<file path="run.sh">
#!/bin/bash
# the make line also repeats each setting of config.mk as NAME=value (left out here)
make -C /OpenROAD-flow-scripts/flow DESIGN_CONFIG=/design/flow/config.mk WORK_HOME=/design/flow/orfs CLKGATE_MAP_FILE= finish
</file>
<file path="config.mk">
export PLATFORM = sky130hd
export DESIGN_NAME = LASER
export DESIGN_NICKNAME = LASER
export VERILOG_FILES = /design/flow/design.v
export SDC_FILE = /design/flow/constraint.sdc
export NUM_CORES = 4
export LEC_CHECK = 0
export CAP_MARGIN = 20
export CORE_MARGIN = 2
export CORE_UTILIZATION = 40
export SLEW_MARGIN = 20
</file>
<file path="constraint.sdc">
create_clock -name core_clock -period 6.4 [get_ports {CLK}]
set_input_delay 1.2800 -clock core_clock [delete_from_list [all_inputs] [get_ports {CLK}]]
set_output_delay 1.2800 -clock core_clock [all_outputs]
set_load 0.01 [all_outputs]
</file>
<file path="design.v">
module LASER (
    input CLK,
    input RST,
    input [3:0] X,
    input [3:0] Y,
    output reg [3:0] C1X,
    output reg [3:0] C1Y,
    output reg [3:0] C2X,
    output reg [3:0] C2Y,
    output reg DONE
);
    localparam S_IDLE           = 4'd0;
    localparam S_READ           = 4'd1;
    localparam S_INIT_C1        = 4'd2;
    localparam S_CALC_C1        = 4'd3;
    localparam S_UPDATE_C1      = 4'd4;
    localparam S_INIT_C2        = 4'd5;
    localparam S_CALC_C2        = 4'd6;
    localparam S_UPDATE_C2      = 4'd7;
    localparam S_CHECK_CONV     = 4'd8;
    localparam S_DONE           = 4'd9;
    localparam S_WAIT           = 4'd10;
    reg [3:0] state;
    reg [5:0] pixel_count;
    reg [3:0] X_MEM [0:39];
    reg [3:0] Y_MEM [0:39];
    reg [5:0] mark_data;        
    reg [3:0] index_X, index_Y; 
    reg [5:0] current_hit_count;
    reg [5:0] best_hit_count;
    reg [3:0] best_c1x, best_c1y;
    reg [3:0] best_c2x, best_c2y;
    reg [3:0] old_c1x, old_c1y, old_c2x, old_c2y;
    reg p0_scan, p1_scan, p2_scan, p3_scan;    
    reg p0_fix,  p1_fix,  p2_fix,  p3_fix;     
    reg hit0, hit1, hit2, hit3;                
    reg [3:0] fixed_cx, fixed_cy;
    always @(posedge CLK or posedge RST) begin
        if (RST) begin
            state <= S_IDLE;
            pixel_count <= 0;
            DONE <= 0;
            C1X <= 0; C1Y <= 0; C2X <= 0; C2Y <= 0;
            mark_data <= 0;
            index_X <= 0; index_Y <= 0;
            current_hit_count <= 0; best_hit_count <= 0;
            best_c1x <= 0; best_c1y <= 0; best_c2x <= 0; best_c2y <= 0;
        end
        else begin
            case(state)
                S_IDLE: begin
                    DONE <= 0;
                    state <= S_READ;
                    best_c1x <= 0; best_c1y <= 0; best_c2x <= 0; best_c2y <= 0;
                    X_MEM[pixel_count] <= X;
                    Y_MEM[pixel_count] <= Y;
                    pixel_count <= pixel_count + 1;
                end
                S_READ: begin
                    X_MEM[pixel_count] <= X;
                    Y_MEM[pixel_count] <= Y;
                    if (pixel_count >= 39) begin
                        pixel_count <= 0;
                        state <= S_INIT_C1; 
                    end
                    else begin
                        pixel_count <= pixel_count + 1;
                    end
                end
                S_INIT_C1: begin
                    index_X <= 0;
                    index_Y <= 0;
                    best_hit_count <= 0; 
                    old_c1x <= best_c1x; old_c1y <= best_c1y;
                    old_c2x <= best_c2x; old_c2y <= best_c2y;
                    state <= S_CALC_C1;
                    mark_data <= 0;
                    current_hit_count <= 0;
                end
                S_CALC_C1: begin
                    current_hit_count <= current_hit_count + hit0 + hit1 + hit2 + hit3;
                    if (mark_data == 36) begin
                        state <= S_UPDATE_C1;
                        mark_data <= 0;
                    end
                    else begin
                        mark_data <= mark_data + 4;
                    end
                end
                S_UPDATE_C1: begin
                    if (current_hit_count >= best_hit_count) begin
                        best_hit_count <= current_hit_count;
                        best_c1x <= index_X;
                        best_c1y <= index_Y;
                    end
                    current_hit_count <= 0;
                    if (index_X == 15 && index_Y == 15) begin
                        state <= S_INIT_C2;
                    end
                    else begin
                        if (index_X == 15) begin
                            index_X <= 0;
                            index_Y <= index_Y + 1;
                        end else begin
                            index_X <= index_X + 1;
                        end
                        state <= S_CALC_C1; 
                    end
                end
                S_INIT_C2: begin
                    index_X <= 0;
                    index_Y <= 0;
                    best_hit_count <= 0; 
                    state <= S_CALC_C2;
                    mark_data <= 0;
                    current_hit_count <= 0;
                end
                S_CALC_C2: begin
                    current_hit_count <= current_hit_count + hit0 + hit1 + hit2 + hit3;
                    if (mark_data == 36) begin
                        state <= S_UPDATE_C2;
                        mark_data <= 0;
                    end
                    else begin
                        mark_data <= mark_data + 4;
                    end
                end
                S_UPDATE_C2: begin
                    if (current_hit_count >= best_hit_count) begin
                        best_hit_count <= current_hit_count;
                        best_c2x <= index_X;
                        best_c2y <= index_Y;
                    end
                    current_hit_count <= 0;
                    if (index_X == 15 && index_Y == 15) begin
                        state <= S_CHECK_CONV; 
                    end
                    else begin
                        if (index_X == 15) begin
                            index_X <= 0;
                            index_Y <= index_Y + 1;
                        end else begin
                            index_X <= index_X + 1;
                        end
                        state <= S_CALC_C2;
                    end
                end
                S_CHECK_CONV: begin
                    if (old_c1x == best_c1x && old_c1y == best_c1y && 
                        old_c2x == best_c2x && old_c2y == best_c2y) begin
                        state <= S_DONE;
                    end
                    else begin
                        state <= S_INIT_C1;
                    end
                end
                S_DONE: begin
                    C1X <= best_c1x; C1Y <= best_c1y;
                    C2X <= best_c2x; C2Y <= best_c2y;
                    DONE <= 1;
                    state <= S_WAIT;
                end
                S_WAIT: begin
                    DONE <= 0;
                    state <= S_IDLE;
                end
                default: state <= S_IDLE;
            endcase
        end
    end
    function check_hit;
        input [3:0] tx, ty, cx, cy;
        reg [3:0] abs_dx, abs_dy;
        begin
            abs_dx = (tx >= cx) ? (tx - cx) : (cx - tx);
            abs_dy = (ty >= cy) ? (ty - cy) : (cy - ty);
            if ( (abs_dx + abs_dy <= 4) || (abs_dx == 2 && abs_dy == 3) || (abs_dx == 3 && abs_dy == 2) )
                check_hit = 1'b1;
            else
                check_hit = 1'b0;
        end
    endfunction
    always @(*) begin
        if (state == S_CALC_C1) begin
            fixed_cx = best_c2x;
            fixed_cy = best_c2y;
        end
        else begin 
            fixed_cx = best_c1x;
            fixed_cy = best_c1y;
        end
    end
    always @(*) begin
        p0_scan = check_hit(X_MEM[mark_data],   Y_MEM[mark_data],   index_X, index_Y);
        p1_scan = check_hit(X_MEM[mark_data+1], Y_MEM[mark_data+1], index_X, index_Y);
        p2_scan = check_hit(X_MEM[mark_data+2], Y_MEM[mark_data+2], index_X, index_Y);
        p3_scan = check_hit(X_MEM[mark_data+3], Y_MEM[mark_data+3], index_X, index_Y);
        p0_fix = check_hit(X_MEM[mark_data],   Y_MEM[mark_data],   fixed_cx, fixed_cy);
        p1_fix = check_hit(X_MEM[mark_data+1], Y_MEM[mark_data+1], fixed_cx, fixed_cy);
        p2_fix = check_hit(X_MEM[mark_data+2], Y_MEM[mark_data+2], fixed_cx, fixed_cy);
        p3_fix = check_hit(X_MEM[mark_data+3], Y_MEM[mark_data+3], fixed_cx, fixed_cy);
        hit0 = p0_scan || p0_fix;
        hit1 = p1_scan || p1_fix;
        hit2 = p2_scan || p2_fix;
        hit3 = p3_scan || p3_fix;
    end
endmodule
</file>
==> results of run 1 <==
## through the flow
step	cells	TNS [ns]	worst slack [ns]	hold WS (ns)	power, W
6_report	2708	0	0.1478	0.4042	0.005515
5_1_grt	2708	-0.1221	-0.04990	0.4250	0.005654
4_1_cts	2698	0	0.02215	0.4082	0.005541
3_5_place_dp	2612	-0.4699	-0.1594	0.3903	0.002998
3_3_place_gp	2612	-0.2189	-0.1215	0.3949	0.002996
2_1_floorplan	1763	0	0.2068	0.3519	0.002949
## what timing repair did
action	4_1_cts	5_1_grt
setup buffers	7	8
pin swaps	5	29
endpoints found under the hold margin	0	0
endpoints found under the setup margin	4	6
resized	12	124
cloned	0	2
## final cells by class
type                            count  share of cell area [%]
Inverter                          140                   1.979
Clock buffer                       55                   4.495
Sequential cell                   410                   44.98
Multi-Input combinational cell   1158                   37.07
Clock inverter                     24                  0.9330
Timing Repair Buffer              225                   7.266
Tap cell                          696                   3.280
## metal layers
metal | track usage (%) | vias to the layer above
met5 | 0 | -
met4 | 8.561 | 0
met3 | 3.089 | 139
met2 | 36.73 | 478
met1 | 29.00 | 7725
li1 | - | 7049
==> writeup.txt, run 1 <==
The tools report the total number of clock tree sinks as 410. The via count of the first global-routing pass was 15,550. The timing report gives the clock slew at the launch and capture registers of the worst setup and hold paths as 0.06 ns.

The worst VDD IR drop from the latest analysis is 171.2 uV. Dividing the detail-routed via count by the number of cells gives 5.684. Per the log, the first TritonRoute iteration ended with a DRC count of 1,302.

The final timing report counts setup violations totalling 0. The tools report the detailed-route via count as 15,390. Per the OpenROAD timing report, the critical path contains 29 cells. In the power breakdown, the internal column shows 0.004417 W.

The highest clock rate this design can be run at is 159.9 MHz. The parity-gate share of the synthesized area counting xor and xnor cells was 2.073%; the area of the core was 54,030 sq um. The run gives 21.98% as the global routing usage summed across all routing layers. In this run, the synthesized area fraction spent on and/or/nand/nor cells is recorded as 8.231%. The critical path ends at current_hit_count[1]$_DFFE_PP0P_.

With the headroom to the max-slew limit at 29.05%, the initial antenna violation count is 0. Kind of cell adding the most delay to the critical path: adder cells. Setup slack on the worst reg-to-reg path comes out at 0.15 ns.

Group drawing the most power: registers. The final cycle utilization of the critical path is 97.69%. In this run the tools logged warnings totalling 87.

The script reports the combined buffer and inverter count of the critical path as 7. The first global-routing pass estimated 94,190 um of wire. Routed wirelength normalized by instance count: 23.19 um. The final-report max-slew violation count was 0; the required arrival time at the worst endpoint was 6.89 ns. The clock network is responsible for 46.7% of the overall power. The finished layout reports a core utilization of 49.15%. In the setup report, the worst path falls into the class flip-flop to flip-flop. The power report attributes to the sequential group a share of 52.3%. The finished design was reported to have a net count of 2,199. The synthesis report lists the Yosys warning total as 3. The run gives 56,800 sq um for the die footprint. The share of the core area taken by cells at floorplan is 40.66%. The timing report gives the biggest stage delay along the critical path as 0.54 ns. Counting the fill cells in the layout gives 4,697. TritonCTS built the clock tree. STA reports the tightest min-delay check as being of type flip-flop to flip-flop. Buffers placed on the I/O ports in this run total 26. The run gives 0 as the number of max-cap violations. Per the breakdown, switching nets consume 19.91% of all power.

The net switching power in the latest report is 0.001098 W. Yosys mapped a number of flops with a built-in enable equal to 336. With the count of cells along the worst register-to-register path at 29, the total wire length is 62,790 um. The count of mapped cells out of synthesis was 1,763. The main area contributors are edfxtp_1 46%, ha_1 9.6%, dfrtp_1 8.3%. The type of element launching the critical path was a flip-flop. Leaving out buffers and inverters, the combinational logic in the layout accounts for 9842 sq um. The largest non-sequential cell family by area is AND-OR/OR-AND gates. The tools report the count of endpoints failing hold in the final timing report as 0.

The overall overflow remaining after global route was 0. Most used flip-flop cell after synthesis: edfxtp_1. With the detailed-routing iteration count for the pre-antenna-repair pass at 5, the area share of and-or/or-and cells after synthesis is 14.55%.

Summed over all nets, wire length on met2 after detailed routing comes to 30,200 um. In the detailed route, the total length drawn on met3 is 3442 um. The routed wirelength on the met1 layer is recorded as 26,730 um.

The cell count listed in synth_stat.txt was 1,763. By count the netlist is led by 336 x edfxtp_1, 168 x ha_1, 140 x inv_1, 116 x nand2_1, 87 x nor2_1. According to the floorplan report, the die width is 238.3 um. The tools report the launch instance of the worst register-to-register path as mark_data[2]$_DFFE_PP0P_. The mapped netlist covers 21,960 sq um. In this run the worst path has a maximum fanout of 6. With the H-tree depth at 2, the area share of fa/ha/maj cells after synthesis is 13.49%. In this run the most critical hold path is launched from state[4]$_DFF_PP0_.

The fraction of synthesis flops using an asynchronous set or reset pin was 18.05%. For the residual DRC count, the log shows 0. Looking at the power breakdown, combinational cells take 1.0% of the total. The total antenna diodes in the routed design is 0, and the final critical path time including I/O delays and setup is 6.252 ns. The critical path's slowest stage uses the library cell fa_1.

The run gives 0.02052 ns for the worst-case clock skew. Entering global routing, the biggest net connects 44 pins. In this run the cell area measured after placement is 24,300 sq um.

In the post-synthesis netlist, the cell with the most instances is edfxtp_1. When the netlist entered floorplanning its net count stood at 1,984. The startpoint of the most critical setup path is mark_data[2]$_DFFE_PP0P_.

The run gives 0.00289 W for the reported sequential group power. Per the timing report, the most critical flop-to-flop path finishes at current_hit_count[1]$_DFFE_PP0P_. The report puts the hold buffer count at CTS at 0.

Sequential cells were found to cover 54.37% of the synthesized design area. For this design the static power due to leakage is 10.51 nW. The number of cells on the worst hold path is listed as 0.

The logs give 0.9186 for the routability congestion estimate and 0 for the remaining antenna violation count. Leading area contributor after synthesis: edfxtp_1. No sink is reached through more buffers than the 3 on the longest clock path. With the floorplan die height at 238.3 um, the power in the clock group is 0.00257 W. Data arrives at the worst endpoint at 6.74 ns. The total power per unit cell area was 207.7 nW/um^2. 27 I/O pins were placed.

Cell with the most instances on the worst path: fa_2. In the final layout, flip-flops and latches occupy 11,940 sq um. The tools report the capture endpoint of the worst hold path as state[0]$_DFF_PP1_.

Per the skew report, the later register of the worst-skew pair sees a clock latency of 0.58 ns. Summing all multiplexer cells gives an area fraction of 3.674%. The post-detailed-placement half-perimeter wirelength was 44,120 um; the standard-cell row count was 85. The run gives 21,960 sq um for the post-synth area from yosys stat. Yosys mapped the design onto 70 distinct sky130hd cell types.

In this run the top signal layer used is met4. TritonCTS created 43 clock buffers. Between the synthesized netlist and the finished layout, the area growth was recorded as 20.89%. The cell area after layout was 26,550 sq um.

The worst setup path is captured at a flip-flop. The fraction of post-synthesis cell area in the top cell type by area came out at 45.94%. The flow ran to the end and the layout has no timing, DRC or antenna violations.

The tools report the power attributed to combinational cells as 0.0000549 W. For the pin with the worst max-slew slack, the measured transition is 1.060 ns. Cell at the root of the clock tree: clkbuf_16.

With the per-instance average area after synthesis at 12.46 sq um, the synthesis-stage register bit count is 410.
==> run 2, diff against run 1 <==
- ABC_AREA: default -> 1
- CORE_UTILIZATION: 40 -> 72
- CTS_CLUSTER_DIAMETER: default -> 395
- clock period: 6.4 -> 3.97 ns (I/O delays scaled with it)
==> writeup.txt, run 2 <==
The run stopped with a tool error. For this run the top cell type by instance count after synthesis was nand2_1. Among the non-sequential cells, simple AND/OR/NAND/NOR gates take the most area. With the number of buffer cells added on primary ports at 26 (unchanged), the floorplan-stage core utilization is 72.46% (+32 points). The run gives 2.664% (+0.59 points) for the parity-gate share of the synthesized area counting xor and xnor cells. The cell type that accounts for the most area after synthesis is edfxtp_1. The run gives 32,950 sq um (-42%) for the die footprint.

The H-tree depth was 2 (unchanged). With the area share of and-or/or-and cells after synthesis at 7.847% (-6.7 points), the number of buffers on the longest clock path is 3 (unchanged). For the warning count from the yosys run, the log shows 3 (unchanged). The portion of the post-synthesis area used by sequential elements is 52.64% (-1.7 points), and the number of different library cells in the post-synthesis netlist is 47 (-33%). The total number of clock tree sinks was 410 (unchanged).

The width of the die is 181.5 um (-24%). The run gives 13.06% (-0.43 points) for the area share of fa/ha/maj cells after synthesis. The post-synthesis simple-gate area fraction was 16.74% (+8.5 points); the fraction of post-synthesis cell area in the top cell type by area was 44.47% (-1.5 points).

Failing step: global routing. The area of the core was 31,310 sq um (-42%). The run gives 0 (unchanged) for the number of hold buffers added after CTS.

The tools report the cell at the root of the clock tree as clkbuf_16. The cell count listed in synth_stat.txt was 2,294 (+30%); the number of top-level design ports was 27 (unchanged). Sorting the synthesized cells by how often they occur yields 533 x nand2_1, 342 x inv_1, 336 x edfxtp_1, 168 x ha_1, 146 x nor2_1. The run gives 22,690 sq um (+3.3%) as the post-synth area from yosys stat. Sorting the synthesized cells by area gives the leading types as edfxtp_1 44%, ha_1 9.3%, nand2_1 8.8%. The post-synth tally of flip-flops with integrated enable was 336 (unchanged); the standard-cell row count was 65 (-24%). Number of nets at floorplan: 2,515 (+27%). For the number of buffers created by CTS, the log shows 40 (-7.0%). For the placed cell count, the log shows 3,078 (+18%).

The run gives 18.05% (unchanged) for the fraction of synthesis flops using an asynchronous set or reset pin. Most used flip-flop cell after synthesis: edfxtp_1. The synthesis-stage register bit count was 410 (unchanged); the share of cell area taken by muxes after synthesis was 0% (-3.7 points). The cell area after placement was 26,620 sq um (+9.6%); the count of mapped cells out of synthesis was 2,294 (+30%). The tools report the post-detailed-placement half-perimeter wirelength as 48,570 um (+10%). The per-instance average area after synthesis was 9.891 sq um (-21%); the post-synthesis instance area was 22,690 sq um (+3.3%). The floorplan die height is 181.5 um (-24%), and the routability congestion estimate is 0.9590 (+4.4%).
## run 2: stage by stage
| stage | worst slack [ns] | power [W] | util, % | hold slack [ns] |
|---|---|---|---|---|
| 2_1_floorplan | -1.187 | 0.004754 | - | 0.3557 |
| 3_3_place_gp | -1.693 | 0.004826 | 85.01 | 0.3657 |
| 3_5_place_dp | -1.842 | 0.004829 | 85.01 | 0.3685 |
| 4_1_cts | -1.635 | 0.008487 | 90.74 | 0.4068 |
## run 2: what timing repair did
item                                    in CTS
resized                                    106
pin swaps                                   41
setup buffers                               16
endpoints found under the setup margin       6
==> run 3, diff against run 2 <==
- CTS_CLUSTER_DIAMETER: 395 -> default
- CTS_CLUSTER_SIZE: default -> 97
- clock period: 3.97 -> 7.57 ns (I/O delays scaled with it)
==> writeup.txt, run 3 <==
The post-synthesis simple-gate area fraction works out to 16.74% (unchanged). The leakage component of the power was reported as 10.71 nW. The highest cell delay on the worst timing path was 0.58 ns; the reported sequential group power was 0.00244 W. The run gives 2,294 (unchanged) for the count of mapped cells out of synthesis. Net switching is 19.89% of the power. The kind of cell with the highest combined delay along the critical path is adder cells. The run gives 3 (unchanged) for the number of buffers on the longest clock path.

Per STA, the endpoint of the critical path is current_hit_count[4]$_DFFE_PP0P_. The final layout report lists a filler cell count of 1,984. STA classifies the critical path endpoint as a flip-flop.

Looking at the max-slew report, the worst-margin pin has a slew of 0.9866 ns. The number of hold buffers added after CTS came out at 0 (unchanged). The logs give 2,558 for the net total in the final layout and 144.4 MHz for the fmax. The run gives 0% (unchanged) for the share of cell area taken by muxes after synthesis. The floorplan-stage core utilization came out at 72.46% (unchanged). Startpoint of the most critical setup path: mark_data[3]$_DFFE_PP0P_.

The run gives 0 as the overall overflow remaining after global route. The area share of fa/ha/maj cells after synthesis is 13.06% (unchanged). The fraction of synthesis flops using an asynchronous set or reset pin is 18.05% (unchanged). With the post-detailed-placement half-perimeter wirelength at 40,500 um (-17%), the total antenna diodes in the routed design is 0. The synthesis-stage register bit count works out to 410 (unchanged). Per the slew report, the remaining headroom to the max-slew limit stands at 33.79%. Along the critical path, the tally of buffer and inverter instances is 6. The area share of and-or/or-and cells after synthesis is 7.847% (unchanged), and the footprint of the flip-flops and latches is 11,940 sq um. The tool warning count for the run is 89.

For this design the total switching power over the nets is 0.0008931 W. With the minimum setup slack after placement at 0.7835 ns (+2.626 ns), the total wire length is 59,430 um. In the finished design, the share of the clock period the worst path needs comes to 91.45%. The cell with the most instances on the worst path is nand2_1.

With the routability congestion estimate at 0.9057 (-5.6%), the data arrival time of the critical path is 7.35 ns. The worst setup path is launched from a flip-flop. Between the synthesized netlist and the finished layout, the area growth was recorded as 9.027%. The cell depth of the worst hold path was 0. In this run, flip-flops and latches consume 54.3% of the power.

Post-synthesis instance area: 22,690 sq um (unchanged). The run gives 26 (unchanged) for the number of buffer cells added on primary ports. The worst path needs 6.923 ns of the cycle, external delays included.

For the number of failing setup endpoints in the final timing report, the log shows 0. Looking at the hold checks, the worst path lands on state[0]$_DFF_PP1_. Setup repair after global routing left no endpoint under its margin. The critical setup path kind is flip-flop to flip-flop. The floorplan die height came out at 181.5 um (unchanged). For the number of nets at floorplan, the log shows 2,515 (unchanged). The flow reports that the clock network draws 44.6% of the design power.

Among all stages on the critical path, the largest delay is contributed by inv_2. The logs give 9146 sq um for the multi-input combinational cell area and 0.3996 ns for the hold slack. Number of gates given a new drive strength after cts: 0 (-100%). The number of different library cells in the post-synthesis netlist came out at 47 (unchanged). Wire length of the first global-routing pass: 91,400 um. The cell count listed in synth_stat.txt came out at 2,294 (unchanged). The final report lists a non-filler cell total of 2,768. The run gives 410 (unchanged) as the total number of clock tree sinks. Of all power groups, the one with the highest power is registers. With the area of the core at 31,310 sq um (unchanged), the global routing usage summed across all routing layers is 36.69%. Post-synth area from yosys stat: 22,690 sq um (unchanged).

The final worst slack is 0.6470 ns, and the power attributed to combinational cells is 0.0000490 W. Class of the tightest hold or removal check: flip-flop to flip-flop. The worst-path maximum fanout came out at 33. After detailed routing, the number of vias per cell comes to 6.083. The logs give 0 for the remaining antenna violation count and 16,840 for the detailed-route via count. Endpoints failing hold in the final report were tallied at 0. The per-instance average area after synthesis is 9.891 sq um (unchanged), and the final-report max-slew violation count is 0. Portion of the post-synthesis area used by sequential elements: 52.64% (unchanged).

For this design the ratio of total power to cell area is 181.5 nW/um^2. The most used flip-flop cell after synthesis was edfxtp_1. nand2_1 is the most common cell in the netlist. The cell area after placement was 23,420 sq um (-12%); the initial antenna violation count was 0. The count of cells along the worst register-to-register path is 35.

For the placed cell count, the log shows 2,697 (-12%). The tools report the number of max-cap violations as 0. In this run the critical register-to-register path is launched from mark_data[3]$_DFFE_PP0P_.

The run gives 336 (unchanged) for the post-synth tally of flip-flops with integrated enable. The run gives 51 for the maximum number of pins on one net before global-route repair. The width of the die was 181.5 um (unchanged). The tools report the via count of the first global-routing pass as 16,900. The launch point of the worst min-delay path is recorded as state[4]$_DFF_PP0_.

For this block, the initial DRC count from the detailed router was 1,566. The endpoint identified for the worst register-to-register timing path is current_hit_count[4]$_DFFE_PP0P_. The parity-gate share of the synthesized area counting xor and xnor cells was 2.664% (unchanged).

Looking at the clock tree report, the root buffer type is clkbuf_16. IR analysis of the VDD net gives a maximum drop of 247.4 uV. The flow ran to the end and the layout has no timing, DRC or antenna violations.

The tools report the latest clock arrival within the worst-skew pair as 0.56 ns. The cell area after layout is 24,740 sq um. The tools report the warning count from the yosys run as 3 (unchanged). By count the netlist is led by 533 x nand2_1, 342 x inv_1, 336 x edfxtp_1, 168 x ha_1, 146 x nor2_1. According to the timing report, the data required time at the worst endpoint equals 8.00 ns. TritonCTS built the clock tree. Fraction of post-synthesis cell area in the top cell type by area: 44.47% (unchanged).

The internal power was 0.003596 W. Adding up every negative setup slack in the final design gives 0 ns. The H-tree depth was 2 (unchanged); the standard-cell row count was 65 (unchanged). Across all register-to-register paths, the minimum setup slack is 0.65 ns.

Among the non-sequential cells, simple AND/OR/NAND/NOR gates take the most area. For the clock group, total power comes out at 0.00200 W. The logs give 27 (unchanged) for the number of top-level design ports and 0 for the residual DRC count. The number of buffers created by CTS is 40 (unchanged). The count of cell instances traversed by the critical path was 35. Looking at the worst setup and hold paths, the clock pins of their registers show a slew of 0.06 ns.

The leading area contributor after synthesis was edfxtp_1. The run gives 7 as the detailed-routing iteration count for the pre-antenna-repair pass. The run gives 1.1% as the fraction of power consumed by combinational cells.

Ranked by total cell area, the synthesized netlist is headed by edfxtp_1 44%, ha_1 9.3%, nand2_1 8.8%. The number of buffers inserted by post-CTS setup repair was 0 (-16). The routed wirelength normalized by instance count is 21.47 um, and the die footprint is 32,950 sq um (unchanged). The worst-case clock skew is 0.05778 ns.
## run 3: per-stage QoR
stage	total power, W	utilization (%)
after floorplan	0.002493	-
after global placement	0.002533	74.79
after detailed placement	0.002534	74.79
after CTS	0.004488	79.01
after global routing	0.004566	79.01
final	0.004490	79.01
## run 3: layout make-up
class	instances	area share, %
sequential	410	48.28
multi-input combinational	1471	36.97
inverter	359	5.447
clock buffer	49	4.304
tap	402	2.033
timing repair buffer	55	1.932
clock inverter	22	1.032
## run 3: metal layers
metal  global-route usage, %  vias up  wire length [um]
met5                       0        -                 0
met4                   20.65        0              3511
met3                   5.315      209              5610
met2                   62.25      942             28820
met1                   45.64     7954             21490
li1                        -     7732                 -
==> run 4, diff against run 3 <==
- CORE_UTILIZATION: 72 -> 68
- CTS_CLUSTER_SIZE: 97 -> 98
- SETUP_SLACK_MARGIN: default -> 1.95
- TNS_END_PERCENT: default -> 10
- clock period: 7.57 -> 8.47 ns (I/O delays scaled with it)
==> writeup.txt, run 4 <==
The flow ran to the end and the layout has no timing, DRC or antenna violations. The net total in the final layout is 2,571 (+0.51%). Looking at hold timing, the worst path starts from state[4]$_DFF_PP0_. For this design, the slowest cell found on the critical path is fa_1. In the synthesized netlist the dominant register cell turns out to be edfxtp_1. The share of total power in the clock network is 44.1% (-0.5 points), and the post-synth tally of flip-flops with integrated enable is 336 (unchanged). The number of buffers on the longest clock path was 3 (unchanged); the data arrival time of the critical path was 6.60 ns (-0.75 ns).

Final-report max-slew violation count: 0 (unchanged). The run gives 58,840 um (-0.99%) for the total wire length. Cell count listed in synth_stat.txt: 2,294 (unchanged). Per STA, the worst path accumulates the most delay in the family adder cells. The setup TNS was 0 ns (unchanged); the standard-cell row count was 66 (+1.5%). Sorting the synthesized cells by area gives the leading types as edfxtp_1 44%, ha_1 9.3%, nand2_1 8.8%. TritonCTS built the clock tree. The width of the die is 186.7 um (+2.8%).

The area of the core was 32,700 sq um (+4.4%). The run gives 31 (-11%) for the count of cells along the worst register-to-register path. The run gives 16.74% (unchanged) for the post-synthesis simple-gate area fraction. Following the worst setup path forward leads to its endpoint at current_hit_count[4]$_DFFE_PP0P_. The share of cell area taken by muxes after synthesis came out at 0% (unchanged).

With the remaining antenna violation count at 0 (unchanged), the vias per cell is 5.927 (-2.6%). The switching power total was 0.0008105 W (-9.2%). Setup repair after global routing could not meet its margin everywhere. The worst-path maximum fanout works out to 33 (unchanged). Fraction of power consumed by combinational cells: 1.0% (about the same). The leading area contributor after synthesis is edfxtp_1. The cell depth of the worst hold path works out to 0 (unchanged). The power in the clock group is 0.00176 W (-12%).

The logs give 0.04937 ns (-0.008417 ns) for the worst-case clock skew and 0 (unchanged) for the number of max-cap violations. Launch instance of the worst register-to-register path: mark_data[2]$_DFFE_PP0P_. The overall overflow remaining after global route is 0 (unchanged), and the detailed-routing iteration count for the pre-antenna-repair pass is 5 (-2). The hold slack is 0.3796 ns (-0.02003 ns). The final cycle utilization of the critical path works out to 73.05% (-18 points). The tools report the post-synth area from yosys stat as 22,690 sq um (unchanged). The logs give 3 (unchanged) for the warning count from the yosys run and 2,515 (unchanged) for the number of nets at floorplan. With the count of cell instances traversed by the critical path at 31 (-11%), the portion of the post-synthesis area used by sequential elements is 52.64% (unchanged).

The commonest cells after synthesis are 533 x nand2_1, 342 x inv_1, 336 x edfxtp_1, 168 x ha_1, 146 x nor2_1. Counting stages on the worst path, the most repeated cell is nand2_1. With the fraction of synthesis flops using an asynchronous set or reset pin at 18.05% (unchanged), the global routing usage summed across all routing layers is 34.39% (-2.3 points). Routed wirelength normalized by instance count: 20.84 um (-3.0%). The count of mapped cells out of synthesis was 2,294 (unchanged).

The area share of fa/ha/maj cells after synthesis is 13.06% (unchanged). STA classifies the critical path endpoint as a flip-flop. Fmax: 161.6 MHz (+12%).

In this run the layout overhead on the synthesized area is reported as 10.64%. The via count of the first global-routing pass came out at 16,880 (-0.12%). The capturing point of the worst reg2reg path is current_hit_count[4]$_DFFE_PP0P_. The cell area after layout was 25,100 sq um (+1.5%); the sequential fraction of design power was 54.8% (+0.5 points). The floorplan die height is 186.7 um (+2.8%), and the count of endpoints failing hold in the final timing report is 0 (unchanged). The tree is rooted in a clkbuf_16.

The type of element launching the critical path was a flip-flop. The H-tree depth is 2 (unchanged), and the post-synthesis instance area is 22,690 sq um (unchanged). Synthesis-stage register bit count: 410 (unchanged). The residual DRC count is 0 (unchanged), and the reported sequential group power is 0.00218 W (-11%).

The tally of OpenROAD warnings was 90 (+1.1%); the transition at the pin with the smallest max-transition slack was 1.037 ns (+0.05010 ns). For the number of buffers created by CTS, the log shows 40 (unchanged). With the parity-gate share of the synthesized area counting xor and xnor cells at 2.664% (unchanged), the number of hold buffers added after CTS is 0 (unchanged).

For hold timing, the worst endpoint is state[0]$_DFF_PP1_. The run gives 2.28 ns (+1.64 ns) as the worst-case register-to-register setup slack. Initial antenna violation count: 0 (unchanged). The path class of the tightest hold or removal check is flip-flop to flip-flop. The tools report the startpoint of the most critical setup path as mark_data[2]$_DFFE_PP0P_. The static leakage is 10.78 nW (+0.58%). The fraction of post-synthesis cell area in the top cell type by area was 44.47% (unchanged). The post-route total power is 0.003978 W (-11%), and the highest cell delay on the worst timing path is 0.52 ns (-0.06 ns). The per-instance average area after synthesis was 9.891 sq um (unchanged); the internal power was 0.003167 W (-12%).

The flow reports power dissipated in combinational cells as 0.0000417 W. Die footprint: 34,840 sq um (+5.7%). For reference, the most critical setup path is categorized as flip-flop to flip-flop.

Ranked by power, first place goes to registers. With the number of failing setup endpoints in the final timing report at 0 (unchanged), the total number of clock tree sinks is 410 (unchanged). The post-detailed-placement half-perimeter wirelength was 40,780 um (+0.69%); the maximum number of pins on one net before global-route repair was 61 (+20%). The clock-pin slew on the worst setup and hold paths was 0.06 ns (about the same); the wire length of the first global-routing pass was 92,250 um (+0.93%). The area share of and-or/or-and cells after synthesis was 7.847% (unchanged). The worst voltage drop across the vdd grid came out at 279.4 uV (+13%).

The tally of filler cells in the layout came out at 2,230 (+12%). Number of buffer cells added on primary ports: 26 (unchanged). The final critical path time including I/O delays and setup is 6.187 ns (-0.7356 ns). The floorplan-stage core utilization is 69.38% (-3.1 points). The logs give 27 (unchanged) for the number of top-level design ports and 47 (unchanged) for the number of different library cells in the post-synthesis netlist. The logs give 0 (unchanged) for the total antenna diodes in the routed design and 2,735 (+1.4%) for the placed cell count. The fraction of power spent switching nets is 20.38% (+0.48 points), and the count of buffer and inverter cells on the critical path is 4 (-2). The run gives 30.63% (-3.2 points) as the headroom to the max-slew limit.

The total power per unit cell area is 158.4 nW/um^2 (-13%). The run gives 0.9579 (+5.8%) as the routability congestion estimate. The first-iteration detailed-routing DRC count came out at 1,799 (+15%). The logs give 0.57 ns (about the same) for the latest clock arrival within the worst-skew pair and 16,740 (-0.59%) for the detailed-route via count. The cell area after placement was 23,450 sq um (+0.15%).

After synthesis, the largest family of logic cells by area is simple AND/OR/NAND/NOR gates. The required arrival time at the worst endpoint is 8.89 ns (+0.89 ns). The tools report the count of non-filler cells in the finished layout as 2,824 (+2.0%).

The leading cell type by number of instances after synthesis is nand2_1.
-- run 4: per-layer routing --
| metal | wire length (um) | vias up | track usage (%) |
|---|---|---|---|
| met5 | 0 | - | 0 |
| met4 | 2246 | 0 | 13.64 |
| met3 | 4797 | 155 | 4.307 |
| met2 | 28510 | 833 | 58.42 |
| met1 | 23290 | 7964 | 45.44 |
| li1 | - | 7786 | - |
-- run 4: area by class of cell --
| class | count | area, sq um | area share, % |
|---|---|---|---|
| clock buffer | 54 | 1085 | 4.321 |
| inverter | 359 | 1391 | 5.542 |
| sequential | 410 | 11940 | 47.58 |
| clock inverter | 20 | 221.5 | 0.8822 |
| multi-input combinational | 1471 | 9303 | 37.06 |
| tap | 442 | 553.0 | 2.203 |
| timing repair buffer | 68 | 606.8 | 2.417 |
-- run 4: timing repair --
item	4_1_cts	5_1_grt
setup buffers	3	12
resized	17	43
endpoints found under the setup margin	5	6
pin swaps	2	6
-- run 4: per-stage QoR --
| stage | setup WS (ns) | utilization [%] |
|---|---|---|
| finish | 2.283 | 76.77 |
| global route | 1.928 | 76.77 |
| CTS | 1.971 | 76.03 |
| detailed placement | 1.690 | 71.72 |
| global placement | 1.782 | 71.72 |
| floorplan | 2.532 | - |
==> run 5, diff against run 4 <==
- CORE_UTILIZATION: 68 -> 52
- CTS_CLUSTER_SIZE: 98 -> default
- SETUP_SLACK_MARGIN: 1.95 -> default
- clock period: 8.47 -> 2.65 ns (I/O delays scaled with it)
==> writeup.txt, run 5 <==
Worst voltage drop across the vdd grid: 670.3 uV (+140%). The fraction of post-synthesis cell area in the top cell type by area came out at 44.47% (unchanged). Tally of OpenROAD warnings: 90 (unchanged).

With the final worst slack at -2.999 ns (-5.281 ns), the fraction of synthesis flops using an asynchronous set or reset pin is 18.05% (unchanged). The run gives 0.00697 W (+220%) as the reported sequential group power. The cell with the most instances on the worst path was nor2_1. Count of endpoints failing hold in the final timing report: 0 (unchanged). The run gives 26 (unchanged) for the number of buffer cells added on primary ports.

The fraction of power consumed by combinational cells was 1.1% (about the same); the floorplan die height was 212.9 um (+14%). The total antenna diodes in the routed design is 0 (unchanged). The kind of cell adding the most delay to the critical path was adder cells. The highest cell delay on the worst timing path was 0.54 ns (+0.02 ns). The run gives 22,690 sq um (unchanged) for the post-synth area from yosys stat. With the routed wirelength normalized by instance count at 18.58 um (-11%), the count of cells along the worst register-to-register path is 32 (+3.2%). Share of cell area taken by muxes after synthesis: 0% (unchanged). The flow ran to the end, but the layout failed its checks.

Cell depth of the worst hold path: 0 (unchanged). The total wire length was 62,360 um (+6.0%). The fraction of power spent switching nets works out to 19.79% (-0.59 points). The area share of and-or/or-and cells after synthesis came out at 7.847% (unchanged).

The sort of element at the end of the critical path is a flip-flop. After synthesis, the most frequently instantiated cells are 533 x nand2_1, 342 x inv_1, 336 x edfxtp_1, 168 x ha_1, 146 x nor2_1. The final critical path time including I/O delays and setup was 5.649 ns (-0.5386 ns).

The sequential fraction of design power is 54.0% (-0.8 points), and the placed cell count is 3,279 (+20%). The count of buffer and inverter cells on the critical path was 7 (+3); the H-tree depth was 2 (unchanged). The logs give 42 (+5.0%) for the number of buffers created by CTS and 0.00580 W (+230%) for the power in the clock group. The count of mapped cells out of synthesis is 2,294 (unchanged). The tools report the number of different library cells in the post-synthesis netlist as 47 (unchanged). For the area of the core, the log shows 43,080 sq um (+32%).

In the synthesized netlist, the dominant kind of combinational cell is simple AND/OR/NAND/NOR gates. The number of max-cap violations was 0 (unchanged). The static leakage was 12.72 nW (+18%); the tally of filler cells in the layout was 3,529 (+58%). The tools report the cell count listed in synth_stat.txt as 2,294 (unchanged). CTS placed an instance of clkbuf_16 at the clock tree root.

TritonCTS built the clock tree. In this run the layout check failures are negative setup slack. The overall overflow remaining after global route was 0 (unchanged); the latest clock arrival within the worst-skew pair was 0.56 ns (about the same). Parity-gate share of the synthesized area counting xor and xnor cells: 2.664% (unchanged). STA classifies the critical path startpoint as a flip-flop.

The number of buffers on the longest clock path came out at 3 (unchanged). The highest layer touched by signal routing is met4. In this run the layout overhead on the synthesized area is reported as 25.54%. The detailed-routing iteration count for the pre-antenna-repair pass is 5 (unchanged). The critical setup path kind was flip-flop to flip-flop. Met2 wire length: 30,140 um (+5.7%). The tools report the power attributed to combinational cells as 0.000138 W (+230%). The synthesized design spends more area on one cell type than any other, namely edfxtp_1. The post-synthesis instance area is 22,690 sq um (unchanged). The transition at the pin with the smallest max-transition slack was 0.7441 ns (-0.2926 ns). The tools report the capturing point of the worst reg2reg path as current_hit_count[4]$_DFFE_PP0P_.

In this run the most critical hold path is launched from state[4]$_DFF_PP0_. The share of total power in the clock network was 44.9% (+0.8 points). The first-iteration detailed-routing DRC count came out at 1,409 (-22%). The synthesis-stage register bit count came out at 410 (unchanged). For this run, the leading register cell type out of synthesis is edfxtp_1.

For the switching power total, the log shows 0.002555 W (+220%). The area share of fa/ha/maj cells after synthesis was 13.06% (unchanged); the count of cell instances traversed by the critical path was 32 (+3.2%). For the headroom to the max-slew limit, the log shows 50.34% (+20 points). The path with the worst hold slack has its endpoint at state[0]$_DFF_PP1_.

With the floorplan-stage core utilization at 52.67% (-17 points), the data arrival time of the critical path is 6.08 ns (-0.52 ns). For the wire length on met1, the log shows 26,810 um (+15%). The count of non-filler cells in the finished layout came out at 3,356 (+19%). Internal power: 0.01036 W (+230%). The critical path ends at current_hit_count[4]$_DFFE_PP0P_.

For the net total in the final layout, the log shows 2,959 (+15%). The cell with the largest stage delay on the worst path was fa_1. The wire length of the first global-routing pass was 97,230 um (+5.4%). The routability congestion estimate is 0.9144 (-4.5%). STA reports the tightest min-delay check as being of type flip-flop to flip-flop. The standard-cell row count is 76 (+15%).

The number of failing setup endpoints in the final timing report is 6 (+6). The warning count from the yosys run was 3 (unchanged); the residual DRC count was 0 (unchanged). Fmax: 177.0 MHz (+9.5%). The required arrival time at the worst endpoint came out at 3.08 ns (-5.81 ns). The post-detailed-placement half-perimeter wirelength is 47,120 um (+16%), and the worst-case register-to-register setup slack is -3.00 ns (-5.28 ns). The run gives 28.50% (-5.9 points) as the global routing usage summed across all routing layers.

The run gives 0.06 ns (about the same) for the clock-pin slew on the worst setup and hold paths. The worst-case clock skew came out at 0.01400 ns (-0.03537 ns). Startpoint of the most critical setup path: mark_data[2]$_DFFE_PP0P_.

The total number of clock tree sinks was 410 (unchanged); the worst-path maximum fanout was 8 (-76%). The vias per cell is 5.235 (-12%), and the maximum number of pins on one net before global-route repair is 47 (-23%). The per-instance average area after synthesis came out at 9.891 sq um (unchanged). The run gives 0 (unchanged) for the final-report max-slew violation count. The tools report the number of top-level design ports as 27 (unchanged). The remaining antenna violation count was 0 (unchanged). The post-synth tally of flip-flops with integrated enable was 336 (unchanged). For this run the top cell type by instance count after synthesis was nand2_1.

The portion of the post-synthesis area used by sequential elements is 52.64% (unchanged). With the setup TNS at -17.40 ns (-17.40 ns), the via count of the first global-routing pass is 17,590 (+4.2%). The number of nets at floorplan is 2,515 (unchanged).

The launch instance of the worst register-to-register path is mark_data[2]$_DFFE_PP0P_. The total power per unit cell area was 453.3 nW/um^2 (+190%). The initial antenna violation count is 0 (unchanged), and the detailed-route via count is 17,570 (+5.0%). The routed length on met3 was 3046 um (-37%). The group drawing the most power was registers. Post-synthesis simple-gate area fraction: 16.74% (unchanged). Number of buffers inserted by post-CTS setup repair: 0 (-3). With the die footprint at 45,320 sq um (+30%), the width of the die is 212.9 um (+14%). Setup repair after global routing could not meet its margin everywhere.

The synthesis report lists the most area-consuming cells as edfxtp_1 44%, ha_1 9.3%, nand2_1 8.8%. The final cycle utilization of the critical path was 213.2% (+140 points).
-- run 5: cell type report --
type / instances / area, sq um / area share, %
Sequential cell: 410 / 11940 / 41.93
Tap cell: 585 / 732.0 / 2.570
Clock inverter: 17 / 153.9 / 0.5403
Clock buffer: 60 / 1201 / 4.217
Timing Repair Buffer: 454 / 3605 / 12.66
Inverter: 359 / 1358 / 4.766
Multi-Input combinational cell: 1471 / 9490 / 33.32
-- run 5: timing repair --
item                                    CTS  global route
hold buffers                              0             0
gates cloned                              0             0
gates resized                            24             6
pin swaps                                 7             1
endpoints found under the setup margin    6             6
-- run 5: stage by stage --
step	utilization (%)	setup slack [ns]	area [sq um]	power [W]	hold slack, ns
floorplan	-	-2.515	23010	0.007122	0.3557
global placement	62.72	-3.078	27020	0.007242	0.3627
detailed placement	62.72	-3.122	27020	0.007245	0.3731
CTS	66.07	-2.974	28460	0.01300	0.3865
global route	66.12	-3.374	28480	0.01326	0.3945
finish	66.12	-2.999	28480	0.01291	0.3822
-- run 5: layer usage --
| metal | up-vias | track usage, % |
|---|---|---|
| li1 | 8548 | - |
| met1 | 8437 | 37.70 |
| met2 | 463 | 48.47 |
| met3 | 120 | 3.074 |
| met4 | 0 | 11.00 |
| met5 | - | 0 |
==> run 6, diff against run 5 <==
- CAP_MARGIN: 20 -> 5
- CORE_UTILIZATION: 52 -> 72
- CTS_CLUSTER_DIAMETER: default -> 29
- CTS_CLUSTER_SIZE: default -> 74
- GPL_TIMING_DRIVEN: default -> 1
- MIN_ROUTING_LAYER: default -> met1
- PLACE_DENSITY: default -> 0.64
- SETUP_SLACK_MARGIN: default -> 1.45
- SLEW_MARGIN: 20 -> 40
- TNS_END_PERCENT: 10 -> default
- clock period: 2.65 -> 4.88 ns (I/O delays scaled with it)
==> writeup.txt, run 6 <==
The portion of the post-synthesis area used by sequential elements is 52.64% (unchanged), and the width of the die is 181.5 um (-15%). With the fraction of synthesis flops using an asynchronous set or reset pin at 18.05% (unchanged), the post-synth area from yosys stat is 22,690 sq um (unchanged). The number of different library cells in the post-synthesis netlist is 47 (unchanged). Number of top-level design ports: 27 (unchanged).

It got as far as global routing and failed there. The synthesis-stage register bit count is 410 (unchanged). The area share of fa/ha/maj cells after synthesis works out to 13.06% (unchanged). The post-synth tally of flip-flops with integrated enable came out at 336 (unchanged).

The fraction of post-synthesis cell area in the top cell type by area was 44.47% (unchanged). The parity-gate share of the synthesized area counting xor and xnor cells was 2.664% (unchanged); the share of cell area taken by muxes after synthesis was 0% (unchanged). The tools report the number of nets at floorplan as 2,515 (unchanged). The run gives 31,310 sq um (-27%) for the area of the core.

In the global route stage, overall resource usage came out at 90.23%. The floorplan die height works out to 181.5 um (-15%). For the H-tree depth, the log shows 3 (+1). The tool reported: "[ERROR GRT-0232] Routing congestion too high. Check the congestion heatmap in the GUI".

The routability congestion estimate is 0.9271 (+1.4%). The run stopped with a tool error. The largest non-sequential cell family by area was simple AND/OR/NAND/NOR gates. The run gives 47,230 um (+0.25%) as the post-detailed-placement half-perimeter wirelength. The number of buffer cells added on primary ports works out to 26 (unchanged).

The tools report the die footprint as 32,950 sq um (-27%). edfxtp_1 takes more of the synthesized area than any other cell. The per-instance average area after synthesis came out at 9.891 sq um (unchanged).

The tools report the number of buffers created by CTS as 74 (+76%). The floorplan-stage core utilization is 72.46% (+20 points), and the post-synthesis instance area is 22,690 sq um (unchanged). For reference, the top cells by count after synthesis are 533 x nand2_1, 342 x inv_1, 336 x edfxtp_1, 168 x ha_1, 146 x nor2_1.

The most frequently used library cell after synthesis is nand2_1. The count of mapped cells out of synthesis is 2,294 (unchanged), and the post-synthesis simple-gate area fraction is 16.74% (unchanged). The total number of clock tree sinks was 410 (unchanged). With the standard-cell row count at 65 (-14%), the placed cell count is 2,988 (-8.9%). In the synthesized netlist the dominant register cell turns out to be edfxtp_1. The cell count listed in synth_stat.txt came out at 2,294 (unchanged). The number of buffers on the longest clock path came out at 3 (unchanged). The run gives 3 (unchanged) for the warning count from the yosys run. With the area share of and-or/or-and cells after synthesis at 7.847% (unchanged), the overall overflow remaining after global route is 649.

The root buffer cell chosen for the clock tree is clkbuf_16. The main area contributors are edfxtp_1 44%, ha_1 9.3%, nand2_1 8.8%.
## run 6: routing by layer
| metal | overflow | GRT usage (%) |
|---|---|---|
| met1 | 5 | 87.33 |
| met2 | 365 | 102.9 |
| met3 | 25 | 79.78 |
| met4 | 250 | 97.17 |
| met5 | 4 | 43.56 |
## run 6: timing repair
item / CTS
resized: 112
gates cloned: 0
setup buffers: 24
endpoints found under the hold margin: 0
hold buffers: 0
pin swaps: 59
endpoints found under the setup margin: 6
## run 6: metrics by stage
stage	util (%)	setup TNS, ns	area [sq um]	power, W	worst slack (ns)
CTS	92.73	-4.952	29040	0.008951	-1.014
detailed placement	82.93	-4.928	25970	0.003929	-0.9387
global placement	82.97	-3.616	25980	0.003927	-0.7191
floorplan	-	-0.9411	23010	0.003867	-0.2769
==> run 7, diff against run 6 <==
- ABC_AREA: 1 -> default
- CAP_MARGIN: 5 -> 20
- CORE_UTILIZATION: 72 -> 70
- CTS_CLUSTER_DIAMETER: 29 -> default
- CTS_CLUSTER_SIZE: 74 -> 38
- GPL_TIMING_DRIVEN: 1 -> default
- HOLD_SLACK_MARGIN: default -> 0.23
- MAX_ROUTING_LAYER: default -> met4
- MIN_ROUTING_LAYER: met1 -> default
- PLACE_DENSITY: 0.64 -> default
- SETUP_SLACK_MARGIN: 1.45 -> -0.29
- SLEW_MARGIN: 40 -> 20
- clock period: 4.88 -> 4.51 ns (I/O delays scaled with it)
==> writeup.txt, run 7 <==
The post-synth area from yosys stat was 21,960 sq um (-3.2%). The run gives 8.231% (-8.5 points) for the post-synthesis simple-gate area fraction. The synthesis run shows the most used standard cells to be 336 x edfxtp_1, 168 x ha_1, 140 x inv_1, 116 x nand2_1, 87 x nor2_1.

The run gives 70 (+49%) for the number of different library cells in the post-synthesis netlist. The number of buffers created by CTS was 40 (-46%). The run stopped with a tool error. With the area share of fa/ha/maj cells after synthesis at 13.49% (+0.43 points), the area share of and-or/or-and cells after synthesis is 14.55% (+6.7 points). Floorplan-stage core utilization: 71.43% (-1.0 points).

The number of nets at floorplan came out at 1,984 (-21%). The area of the core is 30,750 sq um (-1.8%). For the warning count from the yosys run, the log shows 3 (unchanged). Leading cell type by number of instances after synthesis: edfxtp_1. The fraction of post-synthesis cell area in the top cell type by area works out to 45.94% (+1.5 points). The number of top-level design ports was 27 (unchanged).

With the number of buffers on the longest clock path at 3 (unchanged), the width of the die is 181.1 um (-0.21%). The failing step was global routing. The post-synth tally of flip-flops with integrated enable works out to 336 (unchanged).

The count of mapped cells out of synthesis is 1,763 (-23%), and the H-tree depth is 2 (-1). The run gives 181.1 um (-0.21%) for the floorplan die height. The run gives 3.674% (+3.7 points) for the share of cell area taken by muxes after synthesis.

The post-detailed-placement half-perimeter wirelength was 48,330 um (+2.3%); the fraction of synthesis flops using an asynchronous set or reset pin was 18.05% (unchanged). With the standard-cell row count at 64 (-1.5%), the number of buffer cells added on primary ports is 26 (unchanged). With the portion of the post-synthesis area used by sequential elements at 54.37% (+1.7 points), the routability congestion estimate is 0.9724 (+4.9%). Per-instance average area after synthesis: 12.46 sq um (+26%). The parity-gate share of the synthesized area counting xor and xnor cells is 2.073% (-0.59 points). For the cell count listed in synth_stat.txt, the log shows 1,763 (-23%).

After synthesis, the cell types taking the most area are edfxtp_1 46%, ha_1 9.6%, dfrtp_1 8.3%. The cell at the root of the clock tree was clkbuf_16. Among all flip-flop cells after synthesis, the most frequent one is edfxtp_1. The largest non-sequential cell family by area was AND-OR/OR-AND gates. The post-synthesis instance area was 21,960 sq um (-3.2%); the synthesis-stage register bit count was 410 (unchanged). The die footprint is 32,810 sq um (-0.42%).

The run gives 410 (unchanged) as the total number of clock tree sinks. The leading area contributor after synthesis is edfxtp_1.
run 7: per-stage QoR:
| step | instances | area, sq um | setup TNS, ns | setup slack [ns] | hold slack (ns) |
|---|---|---|---|---|---|
| 2_1_floorplan | 1763 | 22080 | -7.466 | -1.382 | 0.3519 |
| 3_3_place_gp | 2545 | 25900 | -9.787 | -1.764 | 0.3663 |
| 3_5_place_dp | 2545 | 25900 | -10.93 | -1.952 | 0.3675 |
| 4_1_cts | 2635 | 27830 | -10.38 | -1.821 | 0.3965 |
run 7: what timing repair did:
action | CTS
gates cloned | 1
setup buffers | 17
resized | 106
hold buffers | 0
endpoints found under the setup margin | 6
pin swaps | 42
==> run 8, diff against run 7 <==
- CELL_PAD_IN_SITES_GLOBAL_PLACEMENT: default -> 1
- CORE_ASPECT_RATIO: default -> 1.71
- CORE_MARGIN: 2 -> 7
- CORE_UTILIZATION: 70 -> 28
- CTS_CLUSTER_DIAMETER: default -> 277
- CTS_CLUSTER_SIZE: 38 -> default
- GPL_ROUTABILITY_DRIVEN: default -> 0
- GPL_TIMING_DRIVEN: default -> 1
- HOLD_SLACK_MARGIN: 0.23 -> 0.28
- MAX_ROUTING_LAYER: met4 -> default
- MIN_ROUTING_LAYER: default -> met2
- PLACE_DENSITY_LB_ADDON: default -> 0.13
- SETUP_SLACK_MARGIN: -0.29 -> 1.83
- SLEW_MARGIN: 20 -> 25
- TNS_END_PERCENT: default -> 10
- clock period: 4.51 -> 7.38 ns (I/O delays scaled with it)
==> writeup.txt, run 8 <==
The final cycle utilization of the critical path is 89.45%. Width of the die: 228.2 um (+26%). The run gives 54.37% (unchanged) as the portion of the post-synthesis area used by sequential elements. The clock-pin slew on the worst setup and hold paths is 0.06 ns.

Startpoint of the worst hold path: state[4]$_DFF_PP0_. Startpoint of the most critical setup path: mark_data[2]$_DFFE_PP0P_. The run gives 28.23% (-43 points) for the floorplan-stage core utilization.

Of all cell types, the one taking the most synthesized area is edfxtp_1. The share of total power dissipated in the clock network is 45.3%. The tools report the number of buffers on the longest clock path as 3 (unchanged). The per-instance average area after synthesis came out at 12.46 sq um (unchanged). Across the run, the number of max-cap violations was 0. The post-detailed-placement half-perimeter wirelength is 55,950 um (+16%).

The logs give 22,750 for the via count of the first global-routing pass and 134 (+110%) for the standard-cell row count. Detailed-route iteration 0 reported a violation count of 3,747. With the static leakage at 10.07 nW, the maximum number of pins on one net before global-route repair is 47.

The share of cell area taken by muxes after synthesis is 3.674% (unchanged). The worst setup path is launched from a flip-flop. The final-report max-slew violation count came out at 0.

Hold timing on the final database bottoms out at a slack of 0.3872 ns. The post-synth area from yosys stat is 21,960 sq um (unchanged). According to the timing report, the arrival time at the worst endpoint equals 7.12 ns.

Global routing used 27.15% of the available tracks. The count of cells along the worst register-to-register path came out at 30. The run gives 45.94% (unchanged) for the fraction of post-synthesis cell area in the top cell type by area. The worst voltage drop across the vdd grid was 147.5 uV. The wire length of the first global-routing pass is 114,800 um, and the transition at the pin with the smallest max-transition slack is 1.139 ns. The number of nets at floorplan was 1,984 (unchanged). The floorplan die height is 380.3 um (+110%).

Largest non-sequential cell family by area: AND-OR/OR-AND gates. With the number of hold buffers added after CTS at 0 (unchanged), the required arrival time at the worst endpoint is 7.89 ns. Setup repair after global routing could not meet its margin everywhere. The type recorded for the worst min-delay path is flip-flop to flip-flop. The critical setup path kind is flip-flop to flip-flop. The area share of and-or/or-and cells after synthesis was 14.55% (unchanged). The tools report the count of mapped cells out of synthesis as 1,763 (unchanged). The fraction of synthesis flops using an asynchronous set or reset pin is 18.05% (unchanged).

In this run the number of cells on the critical path is 30. In this design, the largest share of critical-path delay is due to AND-OR/OR-AND gates. Timing would allow up to 151.5 MHz. The fraction of power spent switching nets is 21.70%. The area share of fa/ha/maj cells after synthesis is 13.49% (unchanged), and the remaining antenna violation count is 0. Initial antenna violation count: 3. Routed wirelength normalized by instance count: 27.31 um. For the final routed database, the setup TNS stands at 0 ns. The count of buffer and inverter cells on the critical path works out to 6. According to the report, the first pass of detailed routing completed in 10 iterations.

Summing over the stages, the warning tally comes to 90. For the net total in the final layout, the log shows 2,122. The flow ran to the end and the layout has no timing, DRC or antenna violations.

In this run the critical register-to-register path is launched from mark_data[2]$_DFFE_PP0P_. The internal power was 0.003656 W. The most numerous cell type found on the critical path is fa_2. The run gives 21,960 sq um (unchanged) as the post-synthesis instance area.

Dividing total power by cell area gives a power density of 177.2 nW/um^2. The worst-path maximum fanout was 6; the total number of clock tree sinks was 410 (unchanged). The die footprint is 86,770 sq um (+160%), and the worst-case register-to-register setup slack is 0.78 ns.

By instance count, the leading cell after synthesis is edfxtp_1. The sequential fraction of design power came out at 53.6%. The final timing report derives a shortest allowable period of 6.601 ns. Overall overflow remaining after global route: 0. The fraction of power consumed by combinational cells is 1.1%, and the residual DRC count is 0.

Signed area change from the synthesized netlist to the final layout: 19.98%. The worst-case clock skew is 0.03069 ns. The number of buffers created by CTS was 41 (+2.5%); the headroom to the max-slew limit was 23.76%. The cell with the largest stage delay on the worst path is fa_1.

The vias per cell works out to 6.950. TritonCTS built the clock tree. The dominant power group in this design is registers. The capturing point of the worst reg2reg path is current_hit_count[1]$_DFFE_PP0P_.

The synthesis-stage register bit count came out at 410 (unchanged). Summed over the clock group, the power is 0.00211 W. The highest cell delay on the worst timing path works out to 0.58 ns. At the end of the flow the core is filled with cells to 33.87%.

The post-synth tally of flip-flops with integrated enable was 336 (unchanged). STA classifies the critical path endpoint as a flip-flop. The reported sequential group power is 0.00250 W. The power report lists the combinational group at 0.0000532 W. The logs give 20,570 for the detailed-route via count and 1,763 (unchanged) for the cell count listed in synth_stat.txt. The number of top-level design ports is 27 (unchanged). The tools report the capture endpoint of the worst hold path as state[0]$_DFF_PP1_.

The run gives 70 (unchanged) as the number of different library cells in the post-synthesis netlist. The final report lists the setup-violating endpoint count as 0. By count the netlist is led by 336 x edfxtp_1, 168 x ha_1, 140 x inv_1, 116 x nand2_1, 87 x nor2_1. For reference, the top cells by area after synthesis are edfxtp_1 46%, ha_1 9.6%, dfrtp_1 8.3%. The run gives 2 (unchanged) as the H-tree depth. The warning count from the yosys run was 3 (unchanged). The count of endpoints failing hold in the final timing report is 0. For this design the total switching power over the nets is 0.001013 W.

With the cell depth of the worst hold path at 0, the number of buffer cells added on primary ports is 26 (unchanged). The post-synthesis simple-gate area fraction is 8.231% (unchanged), and the total wire length is 80,830 um. As reported, the later end of the worst-skew pair has a clock insertion delay of 0.62 ns.

The layout has 7,749 filler cells. The most critical setup path has its endpoint at current_hit_count[1]$_DFFE_PP0P_. The parity-gate share of the synthesized area counting xor and xnor cells was 2.073% (unchanged). The area of the core was 77,790 sq um (+150%). In the synthesized netlist the dominant register cell turns out to be edfxtp_1. The tree is rooted in a clkbuf_16.
run 8: repair_timing:
item                                    4_1_cts  5_1_grt
buffers inserted                             31       15
pin swaps                                    17       21
resized                                      95       46
endpoints found under the setup margin        6        6
run 8: through the flow:
step | total power [W] | setup WS [ns] | cell area (sq um) | cells
final | 0.004669 | 0.7787 | 26350 | 2959
after global routing | 0.004782 | 0.5077 | 26350 | 2957
after CTS | 0.004697 | 1.100 | 25930 | 2935
after detailed placement | 0.002604 | -0.2223 | 23980 | 2831
after global placement | 0.002603 | -0.1145 | 23970 | 2831
after floorplan | 0.002557 | 1.488 | 22070 | 1763
run 8: cell type report:
| type | count | area [sq um] | share of cell area [%] |
|---|---|---|---|
| well taps | 1020 | 1276 | 4.843 |
| clock inverters | 23 | 240.2 | 0.9116 |
| clock buffers | 50 | 1060 | 4.021 |
| diodes | 8 | 20.02 | 0.07597 |
| multi-input cells | 1158 | 9982 | 37.88 |
| repair buffers | 150 | 1301 | 4.938 |
| flip-flops and latches | 410 | 11950 | 45.33 |
| inverters | 140 | 526.8 | 1.999 |
run 8: layer usage:
| metal | GRT usage (%) | share of wire (%) | vias to the layer above | routed length [um] |
|---|---|---|---|---|
| li1 | - | - | 6847 | - |
| met1 | - | 0 | 7047 | 0 |
| met2 | 36.77 | 57 | 6091 | 45710 |
| met3 | 31.19 | 35 | 572 | 28310 |
| met4 | 5.852 | 8.1 | 8 | 6515 |
| met5 | 3.625 | 0.36 | - | 295 |
==> run 9, diff against run 8 <==
- CELL_PAD_IN_SITES_GLOBAL_PLACEMENT: 1 -> default
- CORE_ASPECT_RATIO: 1.71 -> default
- CORE_MARGIN: 7 -> 2
- CORE_UTILIZATION: 28 -> 40
- CTS_CLUSTER_DIAMETER: 277 -> default
- GPL_ROUTABILITY_DRIVEN: 0 -> default
- GPL_TIMING_DRIVEN: 1 -> default
- HOLD_SLACK_MARGIN: 0.28 -> default
- MIN_ROUTING_LAYER: met2 -> default
- PLACE_DENSITY_LB_ADDON: 0.13 -> default
- SETUP_SLACK_MARGIN: 1.83 -> 1.85
- SLEW_MARGIN: 25 -> 20
- TNS_END_PERCENT: 10 -> default
- clock period: 7.38 -> 6.47 ns (I/O delays scaled with it)
==> writeup.txt, run 9 <==
The run gives 1,426 (-62%) for the first-iteration detailed-routing DRC count. TritonCTS built the clock tree. With the footprint of the flip-flops and latches at 11,950 sq um (unchanged), the number of top-level design ports is 27 (unchanged). The worst-path maximum fanout works out to 11 (+5). The run gives 6.243 ns (-0.3584 ns) for the final critical path time including I/O delays and setup. The capture point of the worst register-to-register path is recorded as current_hit_count[4]$_DFFE_PP0P_.

The global routing usage summed across all routing layers came out at 21.22% (-5.9 points). With the overall overflow remaining after global route at 0 (unchanged), the fraction of synthesis flops using an asynchronous set or reset pin is 18.05% (unchanged). The routed wirelength normalized by instance count came out at 22.92 um (-16%). The multi-input combinational cell area was 10,120 sq um (+1.4%); the detailed-route via count was 15,180 (-26%). The clock-pin slew on the worst setup and hold paths works out to 0.07 ns (about the same). The tools report the number of buffers created by CTS as 42 (+2.4%). The logs give 15,150 (-33%) for the via count of the first global-routing pass and 3 (unchanged) for the warning count from the yosys run. The critical setup path kind was flip-flop to flip-flop.

The run gives 0 (unchanged) for the cell depth of the worst hold path. For the initial antenna violation count, the log shows 0 (-3). The largest non-sequential cell family by area is AND-OR/OR-AND gates. The count of mapped cells out of synthesis is 1,763 (unchanged), and the post-synthesis simple-gate area fraction is 8.231% (unchanged).

Kind of cell adding the most delay to the critical path: adder cells. The highest cell delay on the worst timing path is 0.54 ns (-0.04 ns), and the post-route total power is 0.005133 W (+9.9%). The worst hold path belongs to the class flip-flop to flip-flop. The width of the die is 238.3 um (+4.4%).

Looking at the cell usage after synthesis, the top flip-flop cell is edfxtp_1. The critical path ends at current_hit_count[4]$_DFFE_PP0P_. Per the run report, area growth between synthesis and finish was 19.65%.

The switching power total is 0.001069 W (+5.5%). The tools report the number of nets at floorplan as 1,984 (unchanged). The cell with the largest stage delay on the worst path was fa_1. The launch point of the critical path was reported as mark_data[2]$_DFFE_PP0P_. The post-synth tally of flip-flops with integrated enable is 336 (unchanged), and the required arrival time at the worst endpoint is 6.92 ns (-0.97 ns). STA classifies the critical path startpoint as a flip-flop. Group drawing the most power: registers. The run gives 2.073% (unchanged) for the parity-gate share of the synthesized area counting xor and xnor cells. The post-detailed-placement half-perimeter wirelength came out at 42,180 um (-25%). The leading cell type by number of instances after synthesis was edfxtp_1.

The run gives 48.64% (+15 points) for the utilization after layout. The tools report the cell at the root of the clock tree as clkbuf_16. For the worst-case clock skew, the log shows 0.03328 ns (+0.002589 ns). With the headroom to the max-slew limit at 34.77% (+11 points), the count of cells along the worst register-to-register path is 31 (+3.3%). The fraction of post-synthesis cell area in the top cell type by area works out to 45.94% (unchanged). With the setup TNS at 0 ns (unchanged), the number of buffers on the longest clock path is 3 (unchanged). The floorplan die height is 238.3 um (-37%), and the die footprint is 56,800 sq um (-35%). The number of buffer cells added on primary ports was 26 (unchanged). The launch instance of the worst register-to-register path was mark_data[2]$_DFFE_PP0P_. The H-tree depth is 2 (unchanged), and the power in the clock group is 0.00222 W (+5%). The run gives 96.49% (+7.0 points) for the final cycle utilization of the critical path. The tools report the cell count listed in synth_stat.txt as 1,763 (unchanged). The run gives 13.49% (unchanged) for the area share of fa/ha/maj cells after synthesis.

Per the synthesis report, the dominant area consumer among library cells is edfxtp_1. The tools report the startpoint of the worst hold path as state[4]$_DFF_PP0_. The capture endpoint of the worst hold path was state[0]$_DFF_PP1_. The count of buffer and inverter cells on the critical path is 7 (+1).

The number of failing setup endpoints in the final timing report is 0 (unchanged). The residual DRC count was 0 (unchanged). The tools report the floorplan-stage core utilization as 40.66% (+12 points). The fraction of power consumed by combinational cells is 1.0% (about the same). The run finished with no timing, DRC or antenna violations. The logs give 0.004064 W (+11%) for the internal power and 0 (-8) for the total antenna diodes in the routed design.

The synthesis-stage register bit count is 410 (unchanged). Yosys attributes the largest share of cell area to edfxtp_1 46%, ha_1 9.6%, dfrtp_1 8.3%. The remaining antenna violation count came out at 0 (unchanged). The per-instance average area after synthesis was 12.46 sq um (unchanged); the count of cell instances traversed by the critical path was 31 (+3.3%). The logs give 10.19 nW (+1.2%) for the static leakage and 238.5 uV (+62%) for the worst voltage drop across the vdd grid. The fmax was 160.2 MHz (+5.7%).

The transition at the pin with the smallest max-transition slack is 0.9749 ns (-0.1645 ns), and the net total in the final layout is 2,154 (+1.5%). The portion of the post-synthesis area used by sequential elements was 54.37% (unchanged); the latest clock arrival within the worst-skew pair was 0.59 ns (-0.03 ns). The standard-cell row count was 85 (-37%). With the final-report max-slew violation count at 0 (unchanged), the total number of clock tree sinks is 410 (unchanged). The tools report the number of max-cap violations as 0 (unchanged). The sequential fraction of design power is 55.6% (+2.0 points). The reported sequential group power was 0.00285 W (+14%); the share of cell area taken by muxes after synthesis was 3.674% (unchanged). The share of total power in the clock network is 43.3% (-2.0 points).

The run gives 0.8858 for the routability congestion estimate. The run gives 0.0000536 W (+0.8%) as the power attributed to combinational cells. The area share of and-or/or-and cells after synthesis is 14.55% (unchanged). Count of endpoints failing hold in the final timing report: 0 (unchanged). For reference, the top cells by count after synthesis are 336 x edfxtp_1, 168 x ha_1, 140 x inv_1, 116 x nand2_1, 87 x nor2_1.

The total wire length was 60,930 um (-25%); the post-synth area from yosys stat was 21,960 sq um (unchanged). The vias per cell was 5.712 (-18%). The tally of OpenROAD warnings was 90 (unchanged); the worst-case register-to-register setup slack was 0.23 ns (-0.55 ns).

The run gives 70 (unchanged) for the number of different library cells in the post-synthesis netlist. The run gives 0 (unchanged) for the number of hold buffers added after CTS. The data arrival time of the critical path was 6.70 ns (-0.42 ns). Tally of filler cells in the layout: 4,733 (-39%). Hold slack: 0.3834 ns (-0.003750 ns).

The wire length of the first global-routing pass is 90,830 um (-21%), and the total power per unit cell area is 195.3 nW/um^2 (+10%). The run gives 46 (-2.1%) for the maximum number of pins on one net before global-route repair. Setup repair after global routing could not meet its margin everywhere.

For the detailed-routing iteration count for the pre-antenna-repair pass, the log shows 8 (-2). With the post-synthesis instance area at 21,960 sq um (unchanged), the area of the core is 54,030 sq um (-31%). STA classifies the critical path endpoint as a flip-flop. The fraction of power spent switching nets works out to 20.83% (-0.87 points).
-- run 9: per-layer routing --
layer	track usage, %	share of wire (%)
met2	34.96	48
met5	0	0
met4	7.917	3.2
met3	3.436	6.2
met1	28.27	43
-- run 9: layout make-up --
| cell class | instances | share of cell area [%] |
|---|---|---|
| Clock inverter | 24 | 0.5856 |
| Sequential cell | 410 | 45.46 |
| Clock buffer | 49 | 4.099 |
| Inverter | 140 | 2.000 |
| Timing Repair Buffer | 181 | 6.037 |
| Multi-Input combinational cell | 1158 | 38.51 |
| Tap cell | 696 | 3.314 |
-- run 9: repair_timing --
| item | 4_1_cts | 5_1_grt |
|---|---|---|
| cloned | 1 | 0 |
| endpoints found under the setup margin | 6 | 6 |
| buffers inserted | 26 | 28 |
| pin swaps | 32 | 49 |
| gates resized | 101 | 89 |
| hold endpoints to repair | 0 | 0 |
-- run 9: per-stage QoR --
stage | setup slack (ns) | cells | instance area [sq um]
2_1_floorplan | 0.5785 | 1763 | 22080
3_3_place_gp | 0.07788 | 2530 | 23760
3_5_place_dp | -0.1210 | 2530 | 23760
4_1_cts | 0.3883 | 2630 | 25690
5_1_grt | 0.04486 | 2658 | 26280
6_report | 0.2271 | 2658 | 26280
Power is estimated from default activity; no workload was simulated.
